Setup of before:
Design Circle_Area_Calculator, start of the top module:
module Circle_Area_Calculator(clk, rst, radius, area);
  input wire clk, rst;
  input wire [31:0] radius;
  output reg [31:0] area;
  wire [31:0] Square_radius, Result;
  parameter Pi = 32'b01000000010010010000111111010000;
  FloatMultiplier_rounding FM0(.Multiplicand(radius), .Multiplier(radius), .Result(Square_radius));
  FloatMultiplier_rounding FM1(.Multiplicand(Square_radius), .Multiplier(Pi), .Result(Result));
  always @(posedge clk) begin
	if(rst) begin
		area[31:0] <= 1'b0;
	end else begin
		area[31:0] <= Result[31:0];
	end
  end
endmodule
Settings: LEC_CHECK=0, ABC_AREA=1, CAP_MARGIN=30, CORE_ASPECT_RATIO=0.9, CORE_MARGIN=2, CORE_UTILIZATION=72, CTS_CLUSTER_DIAMETER=219, CTS_CLUSTER_SIZE=82, GPL_TIMING_DRIVEN=1, HOLD_SLACK_MARGIN=0.07, MAX_ROUTING_LAYER=met4, PLACE_DENSITY_LB_ADDON=0.01, SETUP_SLACK_MARGIN=0.96, SLEW_MARGIN=20; clock period 23.1 ns.
run.sh (not shown) runs the stock make flow with config.mk's settings and CLKGATE_MAP_FILE=.
before: it failed during clock tree synthesis, and the tool reported DPL-0038.
Input changes introduced in after (baseline for comparison: before):
- SETUP_SLACK_MARGIN: 0.96 -> unset
- CTS_CLUSTER_DIAMETER: 219 -> 353
- CAP_MARGIN: 30 -> 20
- CORE_ASPECT_RATIO: 0.9 -> unset
- CTS_CLUSTER_SIZE: 82 -> 79
- HOLD_SLACK_MARGIN: 0.07 -> unset
- GPL_TIMING_DRIVEN: 1 -> unset
- the clock period (ns, I/O delays scaled along): 23.1 -> 22.1
--- outcome ---
No final results exist for after, since it was stopped by error DPL-0033 during detailed placement.
Diff before -> after: core box area has remained practically unchanged; total of flip-flops plus latches after synthesis about even.
Overall die area: before vs after, no meaningful difference
before and after ended up with nearly the same cell count listed in synth_stat.txt.
On site row count, the lower figure sits with before, not after.
Horizontal die dimension (lower): after

* * *

Setup of job 9241:
Circle_Area_Calculator again, from the RTL that the note above started with.
Design Circle_Area_Calculator, start of the top module:
module Circle_Area_Calculator(clk, rst, radius, area);
  input wire clk, rst;
  input wire [31:0] radius;
  output reg [31:0] area;
  wire [31:0] Square_radius, Result;
  parameter Pi = 32'b01000000010010010000111111010000;
  FloatMultiplier_rounding FM0(.Multiplicand(radius), .Multiplier(radius), .Result(Square_radius));
  FloatMultiplier_rounding FM1(.Multiplicand(Square_radius), .Multiplier(Pi), .Result(Result));
  always @(posedge clk) begin
	if(rst) begin
		area[31:0] <= 1'b0;
	end else begin
		area[31:0] <= Result[31:0];
	end
  end
endmodule
==> flow/config.mk <==
export PLATFORM = sky130hd
export DESIGN_NAME = Circle_Area_Calculator
export DESIGN_NICKNAME = Circle_Area_Calculator
export VERILOG_FILES = /design/flow/design.v
export SDC_FILE = /design/flow/constraint.sdc
export NUM_CORES = 4
export LEC_CHECK = 0
export ABC_AREA = 1
export CAP_MARGIN = 30
export CORE_ASPECT_RATIO = 0.9
export CORE_MARGIN = 2
export CORE_UTILIZATION = 72
export CTS_CLUSTER_DIAMETER = 219
export CTS_CLUSTER_SIZE = 82
export GPL_TIMING_DRIVEN = 1
export HOLD_SLACK_MARGIN = 0.07
export MAX_ROUTING_LAYER = met4
export PLACE_DENSITY_LB_ADDON = 0.01
export SETUP_SLACK_MARGIN = 1.3
export SLEW_MARGIN = 20
==> flow/constraint.sdc <==
create_clock -name core_clock -period 25.3 [get_ports {clk}]
set_input_delay 5.0600 -clock core_clock [delete_from_list [all_inputs] [get_ports {clk}]]
set_output_delay 5.0600 -clock core_clock [all_outputs]
set_load 0.01 [all_outputs]
Job 9241 did not finish: a tool error stopped it during global routing (5_1_grt).
diff inputs: job 9241 => job 9541
==> flow/config.mk <==
export PLATFORM = sky130hd
export DESIGN_NAME = Circle_Area_Calculator
export DESIGN_NICKNAME = Circle_Area_Calculator
export VERILOG_FILES = /design/flow/design.v
export SDC_FILE = /design/flow/constraint.sdc
export NUM_CORES = 4
export LEC_CHECK = 0
export ABC_AREA = 1
export CAP_MARGIN = 5
export CORE_MARGIN = 2
export CORE_UTILIZATION = 72
export CTS_CLUSTER_DIAMETER = 140
export SLEW_MARGIN = 20
==> flow/constraint.sdc <==
create_clock -name core_clock -period 16.2 [get_ports {clk}]
set_input_delay 3.2400 -clock core_clock [delete_from_list [all_inputs] [get_ports {clk}]]
set_output_delay 3.2400 -clock core_clock [all_outputs]
set_load 0.01 [all_outputs]
Results
- Status: job 9541 FAILED at detailed placement (3_5_place_dp) (tool error)
- Comparing job 9241 against job 9541, there is no change at all in summed standard-cell area reported by yosys.
- Between job 9541 and job 9241, the count of unique library cells instantiated by Yosys figures differ only marginally.
- For die size, job 9241 and job 9541 come out practically identical.
> inputs changed (job 9541 -> job 6363)
-- flow/config.mk --
<<< job 9541, line 8
export ABC_AREA = 1
export CAP_MARGIN = 5
export CORE_MARGIN = 2
export CORE_UTILIZATION = 72
export CTS_CLUSTER_DIAMETER = 140
export SLEW_MARGIN = 20
>>> job 6363, line 8
export ABC_AREA = 1
export CAP_MARGIN = 20
export CORE_MARGIN = 2
export CORE_UTILIZATION = 68
export SLEW_MARGIN = 20
export TNS_END_PERCENT = 5
==> flow/constraint.sdc <==
create_clock -name core_clock -period 24.5 [get_ports {clk}]
set_input_delay 4.9000 -clock core_clock [delete_from_list [all_inputs] [get_ports {clk}]]
set_output_delay 4.9000 -clock core_clock [all_outputs]
set_load 0.01 [all_outputs]
Notes after the runs:
The runs compared here, job 9541 and job 6363, all ended either early or with open violations. Job 9541 did not finish: a tool error stopped it during detailed placement (3_5_place_dp). Job 6363 | ERROR | global routing (5_1_grt). When job 6363 is measured against job 9541, its last weighted congestion value of the routability-driven placer turns out about 3.4% lower. Job 9541 -> job 6363: synthesized cell count delta 0, exact match. Job 9541 -> job 6363: standard cell core area increased by a little under 10%. Number of enable-type register cells in the synthesized netlist: job 9541 vs job 6363 identical. When the final numbers for job 9541 and job 6363 were put side by side, the die outline width turned out to be greater in job 6363. Initial standard-cell utilization of the core, job 9541 and job 6363, higher one = job 9541. Per the comparison of job 6363 with job 9541, die height has increased, area of the chip now sits higher. Sequential fraction of the synthesis area: job 9541 vs job 6363 identical. Between job 6363 and job 9541, the post-synthesis instance area does not differ in any meaningful way.
[inputs] job 9949 vs job 6363
-- flow/config.mk --
<<< job 6363, line 7
export LEC_CHECK = 0
export ABC_AREA = 1
export CAP_MARGIN = 20
export CORE_MARGIN = 2
export CORE_UTILIZATION = 68
export SLEW_MARGIN = 20
export TNS_END_PERCENT = 5
>>> job 9949, line 7
export LEC_CHECK = 0
export CAP_MARGIN = 20
export CORE_MARGIN = 2
export CORE_UTILIZATION = 40
export SLEW_MARGIN = 20
==> flow/constraint.sdc <==
create_clock -name core_clock -period 30.0 [get_ports {clk}]
set_input_delay 6.0000 -clock core_clock [delete_from_list [all_inputs] [get_ports {clk}]]
set_output_delay 6.0000 -clock core_clock [all_outputs]
set_load 0.01 [all_outputs]
Results
Job 9949 did not stop at any stage, and its layout met the timing, DRC and antenna checks. Synthesis area per yosys of job 9949 falls short of that of job 6363 slightly. Cmp job 9949 and job 6363 / instance tally after logic synthesis / lower: job 9949. Job 6363 has a lower pre-CTS setup slack than job 9949.
## Diff of input files: job 6092 against job 9949
-- flow/config.mk --
<<< job 9949, line 7
export LEC_CHECK = 0
export CAP_MARGIN = 20
export CORE_MARGIN = 2
export CORE_UTILIZATION = 40
export SLEW_MARGIN = 20
>>> job 6092, line 7
export LEC_CHECK = 0
export ABC_AREA = 0
export CAP_MARGIN = 20
export CORE_MARGIN = 2
export CORE_UTILIZATION = 49
export CTS_CLUSTER_DIAMETER = 80
export CTS_CLUSTER_SIZE = 15
export SLEW_MARGIN = 20
Findings:
Side by side, hold slack turned out lower in job 6092 than in job 9949. Against job 9949, the final cell area of job 6092 is higher. Width of the chip went down by a little under 10% going from job 9949 to job 6092. Job 6092 gives more utilization than job 9949 did. Compared job 6092 against job 9949; combinational gate area within noise.

* * *

## umber
Circle_Area_Calculator again, from the RTL that the note above started with.
Settings: LEC_CHECK=0, ABC_AREA=1, CAP_MARGIN=35, CORE_ASPECT_RATIO=0.5, CORE_MARGIN=2, CORE_UTILIZATION=72, CTS_CLUSTER_DIAMETER=346, CTS_CLUSTER_SIZE=97, PLACE_DENSITY=0.37, SETUP_SLACK_MARGIN=-1.44, SLEW_MARGIN=20, TNS_END_PERCENT=15; clock period 17.9 ns.
umber never completed; the flow aborted with a tool error in 3_5_place_dp.
For violet, these inputs were changed with respect to umber:
Settings: a deleted CTS_CLUSTER_DIAMETER that had been 346; a change of CORE_UTILIZATION from 72 to 58; a deleted SETUP_SLACK_MARGIN that had been -1.44; a change of CAP_MARGIN from 35 to 20; a deleted CORE_ASPECT_RATIO that had been 0.5; a deleted CTS_CLUSTER_SIZE that had been 97; a deleted TNS_END_PERCENT that had been 15; a deleted PLACE_DENSITY that had been 0.37; a change of the clock period (ns, I/O delays scaled along) from 17.9 to 24.5.
[summary]
The layout from violet, despite a flow that completed every stage, fails the layout checks, with the failing checks listed as negative setup slack. Diff umber -> violet: floorplan-stage core utilization has decreased, die boundary width has decreased. Re area share of and-or/or-and cells after synthesis: no difference whatsoever between umber and violet. Compared violet against umber; area reported by Yosys stat within noise. violet against umber; number of cell rows is up by more than half. Row core outline area: violet higher / umber lower.
The inputs of ember differ from those of violet as listed below.
Settings: removing ABC_AREA (formerly 1); changing CORE_UTILIZATION from 58 to 32; changing the clock period (ns, I/O delays scaled along) from 24.5 to 45.4.
==> comparison <==
ember: full flow OK, the timing, DRC and antenna checks passed. Compared with violet, ember instantiates a smaller number of standard cells. Measured against each other, ember and violet differ in setup TNS after final layout, the higher figure coming from ember. Changes observed in ember relative to violet: area of all placed cells without fillers shows a reduction of 11,000 um2; met3 capacity usage during global routing shows a reduction of 1.6 points; final wirelength shows a reduction of about 25%; number of library cell types mapped by synthesis shows an increase of 54%; summed standard-cell area reported by yosys shows a reduction of about 0.54%. ember vs. violet: area of the mapped netlist lower; number of clock-tree buffers in the layout rose by 1.
Here is what was changed in the inputs of onyx compared with ember.
Settings: swapping 32 for 59 in CORE_UTILIZATION; swapping 45.4 for 29.0 in the clock period (ns, I/O delays scaled along).
Results
onyx finished every stage and its layout cleared the timing, DRC and antenna checks.
Diff onyx and ember: relative slew slack higher in ember
Amount of wire on met2 after detailed routing, onyx and ember: higher on onyx
Share of synthesized cell area in and, or, nand and nor gates: onyx vs ember identical
The H-tree level count of onyx and that of ember are within noise of each other.
Final instance area, onyx and ember, lower one = ember.
Route | onyx vs ember | wire longer in onyx
onyx ends up with a pin slew with the least headroom to its limit that is 130 ps higher than in ember.
Changes in quartz relative to onyx:
Settings: changing CORE_UTILIZATION from 59 to 72; setting ABC_AREA to 1 for the first time; changing the clock period (ns, I/O delays scaled along) from 29.0 to 17.2.
- Against onyx as the reference, quartz delivers a lower core region area.
- [quartz] gate count of the mapped netlist rose 748 relative to onyx
- Status(quartz) = ERROR, stage = 3_5_place_dp
- quartz — post-synth area from yosys stat 180 um2 higher, onyx as reference
- Compared with onyx, in quartz die size decreased 17%, number of unique standard cell types used by synthesis dropped 37, synthesized area per cell went down by 14%, area after synthesis shows an increase of 180 um2.

* * *

Starting RTL as in the previous note.
clock: 18.3 ns
lec_check: 0
cap_margin: 20
cell_pad_in_sites_detail_placement: 0
core_aspect_ratio: 1.71
core_margin: 2
core_utilization: 40
cts_cluster_size: 94
gpl_timing_driven: 1
max_routing_layer: met4
min_routing_layer: met2
setup_slack_margin: 2.1
slew_margin: 35
The baseline completed and failed the layout checks on negative setup slack.
==> next run, changes <==
==> flow/config.mk (replaced) <==
export PLATFORM = sky130hd
export DESIGN_NAME = Circle_Area_Calculator
export DESIGN_NICKNAME = Circle_Area_Calculator
export VERILOG_FILES = /design/flow/design.v
export SDC_FILE = /design/flow/constraint.sdc
export NUM_CORES = 4
export LEC_CHECK = 0
export ABC_AREA = 1
export CAP_MARGIN = 20
export CORE_MARGIN = 2
export CORE_UTILIZATION = 68
export MAX_ROUTING_LAYER = met4
export SLEW_MARGIN = 20
==> flow/constraint.sdc (replaced) <==
create_clock -name core_clock -period 24.5 [get_ports {clk}]
set_input_delay 4.9000 -clock core_clock [delete_from_list [all_inputs] [get_ports {clk}]]
set_output_delay 4.9000 -clock core_clock [all_outputs]
set_load 0.01 [all_outputs]
Result: The new run never finished: it broke off in global routing on GRT-0232. Synthesized cell count went up by about a fifth. Synthesized area went up slightly. Die size went down by well over a third.
==> next run, changes <==
--- a/flow/config.mk
+++ b/flow/config.mk
@@ -10,4 +10,5 @@
 export CORE_MARGIN = 2
 export CORE_UTILIZATION = 68
+export CTS_CLUSTER_DIAMETER = 345
 export MAX_ROUTING_LAYER = met4
 export SLEW_MARGIN = 20
- The changed run ended with an error in global routing
- die size stays the same
- synthesized cell count is unchanged
- synthesized area is unchanged
==> next run, changes <==
--- a/flow/config.mk
+++ b/flow/config.mk
@@ -6,9 +6,9 @@
 export NUM_CORES = 4
 export LEC_CHECK = 0
-export ABC_AREA = 1
 export CAP_MARGIN = 20
 export CORE_MARGIN = 2
 export CORE_UTILIZATION = 68
-export CTS_CLUSTER_DIAMETER = 345
+export CTS_CLUSTER_DIAMETER = 80
 export MAX_ROUTING_LAYER = met4
 export SLEW_MARGIN = 20
+export TNS_END_PERCENT = 5
==> flow/constraint.sdc (replaced) <==
create_clock -name core_clock -period 26.9 [get_ports {clk}]
set_input_delay 5.3800 -clock core_clock [delete_from_list [all_inputs] [get_ports {clk}]]
set_output_delay 5.3800 -clock core_clock [all_outputs]
set_load 0.01 [all_outputs]
This time the run produced a layout that fails on negative setup slack.
Die area shrinks by 0.53%.
Synthesized cell count shrinks by 15%.
Area after synthesis shrinks by 0.54%.

* * *

Circle_Area_Calculator again, from the RTL that the note above started with.
==> flow/design.v (excerpt) <==
module Circle_Area_Calculator(clk, rst, radius, area);
  input wire clk, rst;
  input wire [31:0] radius;
  output reg [31:0] area;
  wire [31:0] Square_radius, Result;
  parameter Pi = 32'b01000000010010010000111111010000;
  FloatMultiplier_rounding FM0(.Multiplicand(radius), .Multiplier(radius), .Result(Square_radius));
  FloatMultiplier_rounding FM1(.Multiplicand(Square_radius), .Multiplier(Pi), .Result(Result));
  always @(posedge clk) begin
	if(rst) begin
		area[31:0] <= 1'b0;
	end else begin
		area[31:0] <= Result[31:0];
	end
  end
endmodule
make LEC_CHECK=0 ABC_AREA=1 CAP_MARGIN=5 CORE_ASPECT_RATIO=0.92 CORE_MARGIN=2 CORE_UTILIZATION=72 CTS_CLUSTER_DIAMETER=140 CTS_CLUSTER_SIZE=100 MAX_ROUTING_LAYER=met4 SETUP_SLACK_MARGIN=1.43 SLEW_MARGIN=20 finish   # period 16.2 ns
The starting point failed in detailed placement (3_5_place_dp).
Next try:
Settings changed: ABC_AREA 1 to unset, CAP_MARGIN 5 to 20, CORE_ASPECT_RATIO 0.92 to unset, CORE_UTILIZATION 72 to 65, CTS_CLUSTER_DIAMETER 140 to unset, CTS_CLUSTER_SIZE 100 to unset, SETUP_SLACK_MARGIN 1.43 to unset.
Clock period 16.2 ns to 26.9 ns, I/O delays scaled along.
Outcome: The changed run finished with setup timing left. Synthesized area goes down by 0.54%. Die area goes up by 10%. Synthesized cell count goes down by 15%.
Next try:
Settings changed: CORE_UTILIZATION 65 to 72, CTS_CLUSTER_DIAMETER set to 80, PLACE_DENSITY set to 0.64, TNS_END_PERCENT set to 5.
Outcome:
- This time the run ended with an error in global routing (5_1_grt) with ODB-0269
- area after synthesis does not change
- die area fell by 9.6%
- synthesized cell count is unchanged
Next try:
Settings changed: CORE_UTILIZATION 72 to 50, CTS_CLUSTER_DIAMETER 80 to unset, MAX_ROUTING_LAYER met4 to unset, PLACE_DENSITY 0.64 to unset.
Clock period 26.9 ns to 15.6 ns, I/O delays scaled along.
Outcome: The changed run finished but fails on setup timing. Die area grows by 43%. Synthesized area does not change. Synthesized cell count does not change.
